== v4 ==
==> flow/design.v <==
`timescale 1ns / 1ps
module SimpleCPU(clk, rst, data_fromRAM, wrEn, addr_toRAM, data_toRAM, pCounter);
parameter SIZE = 10;
input clk, rst;
input wire [31:0] data_fromRAM;
output reg wrEn;
output reg [SIZE-1:0] addr_toRAM;
output reg [31:0] data_toRAM;
output reg [SIZE-1:0] pCounter;
reg [ 3:0] opcode, opcodeNext;
reg [13:0] operand1, operand2, operand1Next, operand2Next;
reg [SIZE-1:0]   pCounterNext;
reg [31:0] num1, num2, num1Next, num2Next;
reg [ 3:0] state, stateNext;
always @(posedge clk)begin
	state    <= stateNext;
	pCounter <= pCounterNext;
	opcode   <= opcodeNext;
	operand1 <= operand1Next;
	operand2 <= operand2Next;
	num1     <= num1Next;
	num2     <= num2Next;
end
always @*begin
	stateNext    = state;
	pCounterNext = pCounter;
	opcodeNext   = opcode;
	operand1Next = operand1;
	operand2Next = operand2;
	num1Next     = num1;
	num2Next     = num2;
	addr_toRAM   = 0;
	wrEn         = 0;
	data_toRAM   = 0;
if(rst)
	begin
	stateNext    = 0;
	pCounterNext = 0;
	opcodeNext   = 0;
	operand1Next = 0;
	operand2Next = 0;
	num1Next     = 0;
	num2Next     = 0;
	addr_toRAM   = 0;
	wrEn         = 0;
	data_toRAM   = 0;
	end
else 
	case(state)                       
		0: begin											 
			pCounterNext = pCounter;
			opcodeNext   = opcode;
			operand1Next = 0;
			operand2Next = 0;
			addr_toRAM   = pCounter;
			num2Next     = 0;
			wrEn         = 0;
			data_toRAM   = 0;
			stateNext    = 1;
		end 
		1:begin                    
			pCounterNext = pCounter;
			opcodeNext   = {data_fromRAM[28], data_fromRAM[31:29]};
			operand1Next = data_fromRAM[27:14];
			operand2Next = data_fromRAM[13:0];
			addr_toRAM   = operand1Next;
			num1Next     = data_fromRAM;
			wrEn         = 0;
			data_toRAM   = 0;
			if( {data_fromRAM[28], data_fromRAM[31:29]} == 4'b0101 ) 	begin
				stateNext = 5;
				addr_toRAM = data_fromRAM[13:0];
				num1Next = operand1;
			end
			else if( {data_fromRAM[28], data_fromRAM[31:29]} == 4'b1101 ) 	begin
				stateNext = 6;
				addr_toRAM = data_fromRAM[27:14];
				num1Next = operand1;
			end
			else if(data_fromRAM[28] == 0 )  
				stateNext = 2;  
			else 
				stateNext = 3;
		end
		2: begin          
			pCounterNext = pCounter;
			opcodeNext   = opcode;
			operand1Next = operand1;
			operand2Next = operand2;
			addr_toRAM   = operand2;
			num1Next     = data_fromRAM;
			wrEn         = 0;
			data_toRAM   = operand2;
			stateNext = 3;
		end
		3: begin            
			pCounterNext = pCounter + 1;
			opcodeNext = opcode;
			operand1Next = operand1;
			operand2Next = operand2;
			addr_toRAM = operand1;
			num1Next = num1;
			wrEn = 1;
			stateNext = 0;
			case(opcode)                       
				4'b0000: data_toRAM = num1Next + data_fromRAM;  
				4'b1000: data_toRAM = data_fromRAM + operand2;  
				4'b0001: data_toRAM = ~(num1Next & data_fromRAM);  
				4'b1001: data_toRAM = ~(data_fromRAM & operand2);  
				4'b0010: begin 
					if(data_fromRAM < 32)
						data_toRAM = num1 >> data_fromRAM; 
					else
						data_toRAM = num1 << (data_fromRAM - 32); 
				end
				4'b1010: begin 
					if(operand2 < 32)
						data_toRAM = data_fromRAM >> operand2; 
					else
						data_toRAM = data_fromRAM << (operand2 - 32); 
				end
				4'b0011: data_toRAM = num1Next < data_fromRAM;  
				4'b1011: data_toRAM = data_fromRAM < operand2;  
				4'b0100: data_toRAM = data_fromRAM;  
				4'b1100: data_toRAM = operand2;  
				4'b0101: begin 
					data_toRAM = data_fromRAM;
					addr_toRAM = operand1;
					wrEn = 1;
				end
				4'b1101: begin  
					num2Next = data_fromRAM;
					addr_toRAM = num2;
					data_toRAM = data_fromRAM;
					wrEn = 1;
				end
				4'b0110: begin  
					if(data_fromRAM == 0)
						pCounterNext = num1;
					else
						pCounterNext = pCounter + 1;
					wrEn = 0;
				end
				4'b1110: begin
					pCounterNext = data_fromRAM + operand2;  
					wrEn = 0;
				end
				4'b0111: data_toRAM = num1Next * data_fromRAM;  
				4'b1111: data_toRAM = data_fromRAM * operand2;  
			endcase 
		end
		4:begin                    
			pCounterNext = pCounter + 1;
			opcodeNext   = 4'b0100;
			operand1Next = operand1;
			operand2Next = operand2;
			data_toRAM	 = num2;
			wrEn         = 1; 
			stateNext 	 = 0; 
			if(opcode == 4'b0101)
				addr_toRAM   = operand1;
			else if (opcode == 4'b1101)
				addr_toRAM   = num1 ;
		end
		5: begin      
			pCounterNext = pCounter;
			opcodeNext   = opcode;
			operand1Next = operand1;
			operand2Next = operand2;
			addr_toRAM   = data_fromRAM;
			num1Next     = data_fromRAM;
			wrEn         = 0;
			data_toRAM   = operand2;
			stateNext = 3;
		end
		6: begin      
			pCounterNext = pCounter;
			opcodeNext   = opcode;
			operand1Next = operand1;
			operand2Next = operand2;
			addr_toRAM   = data_fromRAM;
			num1Next     = data_fromRAM;
			num2Next     = data_fromRAM;
			wrEn         = 0;
			data_toRAM   = operand2;
			stateNext = 2;
		end
		default: begin
			stateNext    = 0;
			pCounterNext = 0;
			opcodeNext   = 0;
			operand1Next = 0;
			operand2Next = 0;
			num1Next     = 0;
			num2Next     = 0;
			addr_toRAM   = 0;
			wrEn         = 0;
			data_toRAM   = 0;
		end
	endcase
end
endmodule
make LEC_CHECK=0 ABC_AREA=1 CAP_MARGIN=20 CORE_MARGIN=7 CORE_UTILIZATION=40 CTS_CLUSTER_DIAMETER=232 CTS_CLUSTER_SIZE=98 PLACE_DENSITY_LB_ADDON=0.03 SETUP_SLACK_MARGIN=3.85 SLEW_MARGIN=20 TNS_END_PERCENT=10 finish   # period 14.0 ns
run.sh (not shown) runs the stock make flow with config.mk's settings and CLKGATE_MAP_FILE=.
Edits applied to the flow inputs when going from v4 to v2:
- CTS_CLUSTER_DIAMETER removed (was 232)
- TNS_END_PERCENT removed (was 10)
- CTS_CLUSTER_SIZE removed (was 98)
- CORE_MARGIN changed from 7 to 2
- CORE_UTILIZATION changed from 40 to 60
- PLACE_DENSITY_LB_ADDON removed (was 0.03)
- SETUP_SLACK_MARGIN changed from 3.85 to 3.2
- ABC_AREA removed (was 1)
- the clock period (ns, I/O delays scaled along) changed from 14.0 to 10.9
Findings:
As the logs show, v2 stopped at global routing after a tool error, so it never reached the end of the flow. Xor/xnor share of the synthesized area on v2 is up relative to v4. Between v4 and v2, worst-case setup slack after placement decreased. Number of placed cells counting well taps of v2 falls short of that of v4 by more than 10%. Total nets after synthesis for v2: 16% down relative to v4. Relative to v4, overall chip area has decreased by about 40% in v2.
diff inputs: v2 => v3
- swapping 3.2 for -0.95 in SETUP_SLACK_MARGIN
[summary]
- Re clock net sink count: no difference whatsoever between v2 and v3.
- v3 vs v2 on minimum setup slack after placement: v3 is the higher one.
- Area fraction in mux cells: v2 vs v3 identical
- The layout from v3, despite a flow that completed every stage, fails the layout checks, with the failing checks listed as negative setup slack.
- From v2 to v3 the numbers moved as follows: instance area at placement down about 0.8%, count of buffers added by post-CTS timing repair for setup decreased by 40 relative to the old numbers, hold buffer count at CTS ~0 delta, post-synth net total roughly the same.
- Area reported by Yosys stat: v2 vs v3 identical
- Diff v2 -> v3: yosys cell count about even, quantity of gates resized following cts fell about 90%, H-tree depth reported by CTS about even.
Setup changes, v3 to v48
- a change of CORE_UTILIZATION from 60 to 61
- a change of the clock period (ns, I/O delays scaled along) from 10.9 to 9.79
Findings:
Per the comparison of v48 with v3, least setup slack across all paths after layout now smaller; cell depth of the worst setup path now sits higher; sequential share of layout area level. v48 finished all stages; layout check result: FAIL, due to negative setup slack.
Input changes introduced in v24 (baseline for comparison: v48):
- putting TNS_END_PERCENT at 5 where nothing was set
- swapping -0.95 for -0.79 in SETUP_SLACK_MARGIN
- swapping 9.79 for 10.9 in the clock period (ns, I/O delays scaled along)
## What came out
Ran to the end and failed final checks on max-capacitance violations, max-slew violations, negative setup slack: v24.
Layout buffer count excluding clock buffers: v24 vs v48 down about 10%
Between v48 and v24, the flow reports area of all placed cells without fillers decreasing by a few percent.
Fraction of standard cell area that is sequential up 0.16 points in v24 wrt v48
Delta (v24 minus v48): sequential power went down by about 8%; count of inverters not on the clock network in the layout was more or less identical; global-route wire length before repair went down by 11000 um; number of max-cap violations went up by 1.
The following lists how v41 was set up differently from v24:
- changing CORE_UTILIZATION from 61 to 52
- removing TNS_END_PERCENT (formerly 5)
- removing SETUP_SLACK_MARGIN (formerly -0.79)
- changing the clock period (ns, I/O delays scaled along) from 10.9 to 14.0
Findings:
The sequential share of layout area in v41 sits 0.26 points above the value recorded for v24.
The more densely filled core belongs to v24, not v41.
| setup slack | v41 vs v24 | 1110 ps higher |
From the logs: v41 reached the end of the flow and failed the layout checks with negative setup slack.
The detailed-router iteration count before antenna repair of v41 is lower than that of v24.
Routed wire length (higher): v24
v41 vs v24, worst path arrival time went up by 1370 ps.
v41 vs. v24: slew at the pin closest to its max-slew limit went down by 210 ps.

* * *

Starts from the design.v that is shown in full above.
==> flow/config.mk <==
export PLATFORM = sky130hd
export DESIGN_NAME = SimpleCPU
export DESIGN_NICKNAME = SimpleCPU
export VERILOG_FILES = /design/flow/design.v
export SDC_FILE = /design/flow/constraint.sdc
export NUM_CORES = 4
export LEC_CHECK = 0
export ABC_AREA = 1
export CAP_MARGIN = 20
export CORE_MARGIN = 2
export CORE_UTILIZATION = 40
export CTS_CLUSTER_DIAMETER = 196
export HOLD_SLACK_MARGIN = 0.3
export SLEW_MARGIN = 20
==> flow/constraint.sdc <==
create_clock -name core_clock -period 14.0 [get_ports {clk}]
set_input_delay 2.8000 -clock core_clock [delete_from_list [all_inputs] [get_ports {clk}]]
set_output_delay 2.8000 -clock core_clock [all_outputs]
set_load 0.01 [all_outputs]
Change:
--- a/flow/config.mk
+++ b/flow/config.mk
@@ -7,3 +7,2 @@
 export LEC_CHECK = 0
-export ABC_AREA = 1
 export CAP_MARGIN = 20
@@ -11,4 +10,4 @@
 export CORE_UTILIZATION = 40
-export CTS_CLUSTER_DIAMETER = 196
-export HOLD_SLACK_MARGIN = 0.3
+export MAX_ROUTING_LAYER = met4
+export MIN_ROUTING_LAYER = met2
 export SLEW_MARGIN = 20
Effect: The new run failed in global routing (5_1_grt), error GRT-0116; die size is lower by 4.3%; synthesized cell count is lower by 19%; synthesized area is lower by 4.4%.
Power figures rest on the tool's default switching activity, not on a simulated workload.
